==> job 9969: inputs <==
// top
module top(input clk, rst, ball_speed, serve_type, angle, bat_size, restart, start, en_color, auto, hard_mode, input[3:0] mode, max_score, input[8:0] adc, output sel, size, output sound, output [9:0] RED, GRN, BLU, output HSYNC, VSYNC, px_clk, blank);
make LEC_CHECK=0 ABC_AREA=1 CAP_MARGIN=20 CORE_ASPECT_RATIO=0.9 CORE_MARGIN=2 CORE_UTILIZATION=56 CTS_CLUSTER_SIZE=98 GPL_TIMING_DRIVEN=0 HOLD_SLACK_MARGIN=-0.01 MAX_ROUTING_LAYER=met4 PLACE_DENSITY=0.6 SLEW_MARGIN=35 TNS_END_PERCENT=25 finish   # period 7.07 ns
run.sh (not shown) runs the stock make flow with config.mk's settings and CLKGATE_MAP_FILE=.
==> job 8346: changes against job 9969 <==
==> flow/config.mk (replaced) <==
export PLATFORM = sky130hd
export DESIGN_NAME = top
export DESIGN_NICKNAME = top
export VERILOG_FILES = /design/flow/design.v
export SDC_FILE = /design/flow/constraint.sdc
export NUM_CORES = 4
export LEC_CHECK = 0
export ABC_AREA = 1
export CAP_MARGIN = 20
export CORE_MARGIN = 2
export CORE_UTILIZATION = 72
export CTS_CLUSTER_SIZE = 100
export PLACE_DENSITY = 0.6
export SLEW_MARGIN = 20
export TNS_END_PERCENT = 10
==> flow/constraint.sdc (replaced) <==
create_clock -name core_clock -period 4.95 [get_ports {clk}]
set_input_delay 0.9900 -clock core_clock [delete_from_list [all_inputs] [get_ports {clk}]]
set_output_delay 0.9900 -clock core_clock [all_outputs]
set_load 0.01 [all_outputs]
==> comparison table <==
	job 9969	job 8346
Result of the run	finished with violations	did not finish
Failing step	-	global routing
Layout check failures	setup timing	-
Fp_density	56.23%	73.04%
IO buf count	62	63
Chip area	86730 um2	67700 um2
Number of buffers inserted to repair setup after CTS	82	47
Worst slack at placement	-2311 ps	-1595 ps
Core ar.	84040 um2	64700 um2
Post-Place Cell Area	49510 um2	59890 um2
Last weighted congestion value of the routability-driven placer	1.051	1.230
Total of cells resized after clock tree synthesis	269	283
Detailed-placement wirelength estimate	133200 um	159500 um
Inst Count DP	8655	9758
Site Rows	101	93
Die outline width	310.2 um	260.2 um

========
==> inputs of run Z <==
Starting RTL as in the previous note.
make LEC_CHECK=0 ABC_AREA=1 CAP_MARGIN=0 CORE_MARGIN=2 CORE_UTILIZATION=67 CTS_CLUSTER_DIAMETER=209 SETUP_SLACK_MARGIN=-0.41 SLEW_MARGIN=15 TNS_END_PERCENT=35 finish   # period 5.43 ns
==> run C: changes against run Z <==
ABC_AREA = not set   (was 1)
CAP_MARGIN = 20   (was 0)
CORE_UTILIZATION = 66   (was 67)
CTS_CLUSTER_DIAMETER = not set   (was 209)
CTS_CLUSTER_SIZE = 82   (was not set)
SETUP_SLACK_MARGIN = 1.3   (was -0.41)
SLEW_MARGIN = 20   (was 15)
TNS_END_PERCENT = not set   (was 35)
==> flow/constraint.sdc (replaced) <==
create_clock -name core_clock -period 4.78 [get_ports {clk}]
set_input_delay 0.9560 -clock core_clock [delete_from_list [all_inputs] [get_ports {clk}]]
set_output_delay 0.9560 -clock core_clock [all_outputs]
set_load 0.01 [all_outputs]
==> run G: changes against run Z <==
CAP_MARGIN = 20   (was 0)
CORE_UTILIZATION = 56   (was 67)
CTS_CLUSTER_DIAMETER = not set   (was 209)
PLACE_DENSITY = 0.6   (was not set)
SETUP_SLACK_MARGIN = not set   (was -0.41)
SLEW_MARGIN = 5   (was 15)
TNS_END_PERCENT = not set   (was 35)
==> flow/constraint.sdc (replaced) <==
create_clock -name core_clock -period 7.07 [get_ports {clk}]
set_input_delay 1.4140 -clock core_clock [delete_from_list [all_inputs] [get_ports {clk}]]
set_output_delay 1.4140 -clock core_clock [all_outputs]
set_load 0.01 [all_outputs]
==> run H: changes against run Z <==
CAP_MARGIN = 20   (was 0)
CORE_ASPECT_RATIO = 0.56   (was not set)
CORE_UTILIZATION = 56   (was 67)
CTS_CLUSTER_DIAMETER = not set   (was 209)
HOLD_SLACK_MARGIN = 0.16   (was not set)
PLACE_DENSITY = 0.6   (was not set)
SETUP_SLACK_MARGIN = not set   (was -0.41)
SLEW_MARGIN = 5   (was 15)
TNS_END_PERCENT = 25   (was 35)
==> flow/constraint.sdc (replaced) <==
create_clock -name core_clock -period 7.07 [get_ports {clk}]
set_input_delay 1.4140 -clock core_clock [delete_from_list [all_inputs] [get_ports {clk}]]
set_output_delay 1.4140 -clock core_clock [all_outputs]
set_load 0.01 [all_outputs]
==> notes <==
Run G finished clean. Run C ended with an error in global routing. Run Z finished with setup timing left. Run H finished clean.
The lowest setup slack belongs to run Z, the highest to run G.
Die area: run G is higher than run C (about 8%).
Against run G, the register-to-register slack of run Z is lower by 1.6 ns.
Total power, highest first: run Z, run H, run G.
Flip-flop count is the same in run Z and run H.
The highest sequential share of layout area belongs to run G, the lowest to run Z.
Worst hold slack, lowest first: run Z, run G, run H.
First-iteration DRC count: run G < run H < run Z.
Between run G and run H, the lower via count is in run G (gap 4.9%, measured against run H).
==> figures <==
Number of max-capacitance violations reported: run H 0; run Z 0; run C -; run G 0
Leakage dissipation: run H 27.3 nW; run Z 32.0 nW; run C -; run G 26.7 nW
Number of distinct library cells after synthesis: run H 87; run Z 87; run C 123; run G 87
Met1 layer wirelength in the final routing: run H 85500 µm; run Z 65400 µm; run C -; run G 69000 µm
Via count: run H 54400; run Z 59800; run C -; run G 51800
Die Ht: run H 221 µm; run Z 270 µm; run C 283 µm; run G 294 µm
Class of the most critical setup path: run H reg -> reg; run Z reg -> reg; run C -; run G reg -> reg
Post-synth area from yosys stat: run H 47300 µm²; run Z 47300 µm²; run C 51400 µm²; run G 47300 µm²
Register area share after synthesis: run H 0.109; run Z 0.109; run C 0.0998; run G 0.109
Fin util: run H 0.635; run Z 0.861; run C -; run G 0.620
Area fraction in full adders, half adders and majority gates: run H 0.234; run Z 0.234; run C 0.218; run G 0.234
Outcome: run H complete, no violations; run Z finished with violations; run C did not finish; run G complete, no violations
Stage where the flow stopped: run H -; run Z -; run C global routing; run G -
Reasons for failing layout checks: run H -; run Z setup timing; run C -; run G -
Clock period minus worst slack: run H 6.80 ns; run Z 6.54 ns; run C -; run G 6.60 ns
Total placed instance area: run H 51100 µm²; run Z 57700 µm²; run C 64400 µm²; run G 50200 µm²
Combined flip-flop and latch cell area: run H 5130 µm²; run Z 5130 µm²; run C -; run G 5130 µm²
Endpoint of the worst setup timing path: run H video_encoder.px_data_ff$_DFF_PP0_; run Z video_encoder.px_data_ff$_DFF_PP0_; run C -; run G video_encoder.px_data_ff$_DFF_PP0_
Violation tally from detailed-route iteration zero: run H 7151; run Z 7646; run C -; run G 5004
Worst setup slack after placement: run H 0.137 ns; run Z -1.05 ns; run C -0.774 ns; run G 0.217 ns
OpenROAD warnings: run H 446; run Z 452; run C -; run G 448

========
==> v19: inputs <==
top again, from the RTL that the note above started with.
Settings: LEC_CHECK=0, ABC_AREA=1, CAP_MARGIN=35, CELL_PAD_IN_SITES_DETAIL_PLACEMENT=1, CELL_PAD_IN_SITES_GLOBAL_PLACEMENT=1, CORE_MARGIN=2, CORE_UTILIZATION=37, GPL_TIMING_DRIVEN=0, PLACE_DENSITY_LB_ADDON=0.02, SETUP_SLACK_MARGIN=1.06, SLEW_MARGIN=40, TNS_END_PERCENT=15; clock period 5.56 ns.
==> v7: changes against v19 <==
ABC_AREA = 0   (was 1)
CAP_MARGIN = 20   (was 35)
CELL_PAD_IN_SITES_DETAIL_PLACEMENT = not set   (was 1)
CELL_PAD_IN_SITES_GLOBAL_PLACEMENT = not set   (was 1)
CORE_UTILIZATION = 72   (was 37)
GPL_TIMING_DRIVEN = not set   (was 0)
PLACE_DENSITY = 0.39   (was not set)
PLACE_DENSITY_LB_ADDON = not set   (was 0.02)
SETUP_SLACK_MARGIN = 0.74   (was 1.06)
SLEW_MARGIN = 20   (was 40)
TNS_END_PERCENT = not set   (was 15)
==> flow/constraint.sdc (replaced) <==
create_clock -name core_clock -period 4.94 [get_ports {clk}]
set_input_delay 0.9880 -clock core_clock [delete_from_list [all_inputs] [get_ports {clk}]]
set_output_delay 0.9880 -clock core_clock [all_outputs]
set_load 0.01 [all_outputs]
==> v32: changes against v19 <==
ABC_AREA = not set   (was 1)
CAP_MARGIN = 20   (was 35)
CELL_PAD_IN_SITES_DETAIL_PLACEMENT = not set   (was 1)
CELL_PAD_IN_SITES_GLOBAL_PLACEMENT = not set   (was 1)
CORE_UTILIZATION = 63   (was 37)
GPL_TIMING_DRIVEN = not set   (was 0)
MAX_ROUTING_LAYER = met4   (was not set)
PLACE_DENSITY_LB_ADDON = not set   (was 0.02)
SETUP_SLACK_MARGIN = not set   (was 1.06)
SLEW_MARGIN = 20   (was 40)
TNS_END_PERCENT = not set   (was 15)
==> flow/constraint.sdc (replaced) <==
create_clock -name core_clock -period 13.3 [get_ports {clk}]
set_input_delay 2.6600 -clock core_clock [delete_from_list [all_inputs] [get_ports {clk}]]
set_output_delay 2.6600 -clock core_clock [all_outputs]
set_load 0.01 [all_outputs]
==> impl_metrics.ini <==
; yosys + openroad results
[run_status]
error = [ERROR GRT-0116] Global routing finished with congestion. Check the congestion regions in the DRC Viewer.
status = did not finish
stop_stage = global routing (5_1_grt)

[synth]
common_cells = ha_1, nand2_1, nor2_1
ys_types = 123
synth.area.mux_share = 0.0592

[grt]
use_met3 = 0.617
met2_usage = 0.952

[floorplan]
core-area_mm2 = 0.0703
# the run above: v7

==> impl_metrics.ini <==
; implementation run metrics
[pwr]
p_seq_frac = 0.356
clkPwrFrac = 0.278

[synth]
ys_types = 123
synth.area.mux_share = 0.0592
common_cells = ha_1, nand2_1, nor2_1
syn-cell-area_mm2 = 0.0514

[setup_path]
crit_arrival_ns = 8.46
critPathKind = reg -> reg
cp.depth = 21

[clocking]
ctsHoldBuffers = 0

[floorplan]
die_area_mm2 = 0.0838

[run_status]
status = timing/DRC/antenna clean

[grt]
met2_usage = 0.681
antenna_found_initial = 13

[hold_path]
min_path_type = reg -> reg
# the run above: v32

==> impl_metrics.ini <==
; implementation run metrics
[synth]
ys_types = 87
common_cells = nand2_1, inv_1, ha_1
synth.area.mux_share = 0.00138
synth.avg_cell_area_um2 = 6.35

[final_timing]
drv_slew = 0
setup_viol = 7
finalHoldViolations = 0
final.setup.worst_slack_ns = -1.42

[run_status]
so.violations = setup timing
status = finished with violations

[floorplan]
core-area_mm2 = 0.127

[route]
routedWlPerCell_um = 21.1

[grt]
met2_usage = 0.485
# the run above: v19


========
==> v8: inputs <==
Starting RTL as in the previous note.
export LEC_CHECK = 0
export ABC_AREA = 0
export CAP_MARGIN = 20
export CELL_PAD_IN_SITES_GLOBAL_PLACEMENT = 2
export CORE_ASPECT_RATIO = 0.9
export CORE_MARGIN = 2
export CORE_UTILIZATION = 56
export CTS_CLUSTER_SIZE = 27
export GPL_TIMING_DRIVEN = 1
export HOLD_SLACK_MARGIN = -0.01
export MAX_ROUTING_LAYER = met5
export MIN_ROUTING_LAYER = met2
export PLACE_DENSITY_LB_ADDON = 0.02
export SETUP_SLACK_MARGIN = 2.0
export SLEW_MARGIN = 35
export TNS_END_PERCENT = 50
create_clock -name core_clock -period 7.07 [get_ports {clk}]
==> v20 (differences from v8) <==
ABC_AREA = default   (was 0)
CELL_PAD_IN_SITES_GLOBAL_PLACEMENT = default   (was 2)
CORE_ASPECT_RATIO = default   (was 0.9)
CORE_UTILIZATION = 64   (was 56)
CTS_CLUSTER_SIZE = default   (was 27)
GPL_TIMING_DRIVEN = default   (was 1)
HOLD_SLACK_MARGIN = default   (was -0.01)
MAX_ROUTING_LAYER = default   (was met5)
MIN_ROUTING_LAYER = default   (was met2)
PLACE_DENSITY_LB_ADDON = default   (was 0.02)
SETUP_SLACK_MARGIN = 2.07   (was 2.0)
SLEW_MARGIN = 20   (was 35)
TNS_END_PERCENT = default   (was 50)
==> flow/constraint.sdc (replaced) <==
create_clock -name core_clock -period 7.5 [get_ports {clk}]
set_input_delay 1.5000 -clock core_clock [delete_from_list [all_inputs] [get_ports {clk}]]
set_output_delay 1.5000 -clock core_clock [all_outputs]
set_load 0.01 [all_outputs]
==> v35 (differences from v8) <==
ABC_AREA = default   (was 0)
CELL_PAD_IN_SITES_GLOBAL_PLACEMENT = default   (was 2)
CORE_ASPECT_RATIO = default   (was 0.9)
CORE_UTILIZATION = 72   (was 56)
CTS_CLUSTER_SIZE = default   (was 27)
GPL_TIMING_DRIVEN = default   (was 1)
HOLD_SLACK_MARGIN = default   (was -0.01)
MAX_ROUTING_LAYER = default   (was met5)
MIN_ROUTING_LAYER = default   (was met2)
PLACE_DENSITY_LB_ADDON = default   (was 0.02)
SETUP_SLACK_MARGIN = -0.36   (was 2.0)
SLEW_MARGIN = 20   (was 35)
TNS_END_PERCENT = default   (was 50)
==> flow/constraint.sdc (replaced) <==
create_clock -name core_clock -period 4.8 [get_ports {clk}]
set_input_delay 0.9600 -clock core_clock [delete_from_list [all_inputs] [get_ports {clk}]]
set_output_delay 0.9600 -clock core_clock [all_outputs]
set_load 0.01 [all_outputs]
==> v13 (differences from v8) <==
ABC_AREA = 1   (was 0)
CELL_PAD_IN_SITES_GLOBAL_PLACEMENT = default   (was 2)
CORE_ASPECT_RATIO = default   (was 0.9)
CORE_UTILIZATION = 61   (was 56)
CTS_CLUSTER_SIZE = 98   (was 27)
GPL_TIMING_DRIVEN = default   (was 1)
HOLD_SLACK_MARGIN = default   (was -0.01)
MAX_ROUTING_LAYER = default   (was met5)
MIN_ROUTING_LAYER = default   (was met2)
PLACE_DENSITY = 0.6   (was default)
PLACE_DENSITY_LB_ADDON = default   (was 0.02)
SETUP_SLACK_MARGIN = default   (was 2.0)
SLEW_MARGIN = 20   (was 35)
TNS_END_PERCENT = default   (was 50)
==> flow/constraint.sdc (replaced) <==
create_clock -name core_clock -period 14.0 [get_ports {clk}]
set_input_delay 2.8000 -clock core_clock [delete_from_list [all_inputs] [get_ports {clk}]]
set_output_delay 2.8000 -clock core_clock [all_outputs]
set_load 0.01 [all_outputs]
==> out/metrics.cfg <==
[run_status]
status = stopped before the end
outcome.stop_stage = global routing (5_1_grt)
error = [ERROR GRT-0232] Routing congestion too high. Check the congestion heatmap in the GUI.

[yosys]
topCombFamilyByArea = AND-OR/OR-AND gates
ys_chip_area_um2 = 51400
syn_avg_cell_area_um2 = 7.43
ys_seq_share_pct = 9.98
mux_share_pct = 5.92
synth.distinct_cells = 123
top_cell = ha_1
syn_area_um2 = 51400
adder_share_pct = 21.8
top_area_share_pct = 21.1
netlist_instances = 6914

[floorplan]
fp_util_pct = 73.1
die_area_um2 = 73500
fp.dieH_um = 271
die_w_um = 271
coreArea_um2 = 70300

[end of results for v35]
==> out/metrics.cfg <==
[run_status]
status = stopped before the end
outcome.stop_stage = global placement without I/O (3_1_place_gp_skip_io)
error = [ERROR FLW-0024] Place density exceeds 1.0 (current PLACE_DENSITY_LB_ADDON =  0.02). Please check if the value of  PLACE_DENSITY_LB_ADDON is between 0 and 0.99.

[yosys]
topCombFamilyByArea = AND-OR/OR-AND gates
syn_area_um2 = 51400
mux_share_pct = 5.92
netlist_instances = 6914
top_area_share_pct = 21.1
ys_chip_area_um2 = 51400
synth.distinct_cells = 123
synthTopCellsByCount = ha_1, nand2_1, nor2_1, inv_1, o21ai_0
top_cell = ha_1
adder_share_pct = 21.8

[floorplan]
coreArea_um2 = 91000
die_area_um2 = 94200
die_w_um = 323
fp_util_pct = 56.4
fp.dieH_um = 291

[end of results for v8]
==> out/metrics.cfg <==
[run_status]
status = finished clean

[yosys]
adder_share_pct = 21.8
topCombFamilyByArea = AND-OR/OR-AND gates
top_cell = ha_1
ys_seq_share_pct = 9.98
top_area_share_pct = 21.1
syn_avg_cell_area_um2 = 7.43

[floorplan]
die_w_um = 287
coreArea_um2 = 79300
fp.dieH_um = 287

[end of results for v20]
==> out/metrics.cfg <==
[run_status]
status = finished clean

[floorplan]
coreArea_um2 = 77100
die_w_um = 282
die_area_um2 = 79700
fp.dieH_um = 282

[yosys]
top_cell = nand2_1
syn_area_um2 = 47300
top_area_share_pct = 22.9
syn_avg_cell_area_um2 = 6.35

[end of results for v13]
No activity file was given, so power comes from the tool's default toggle rates.
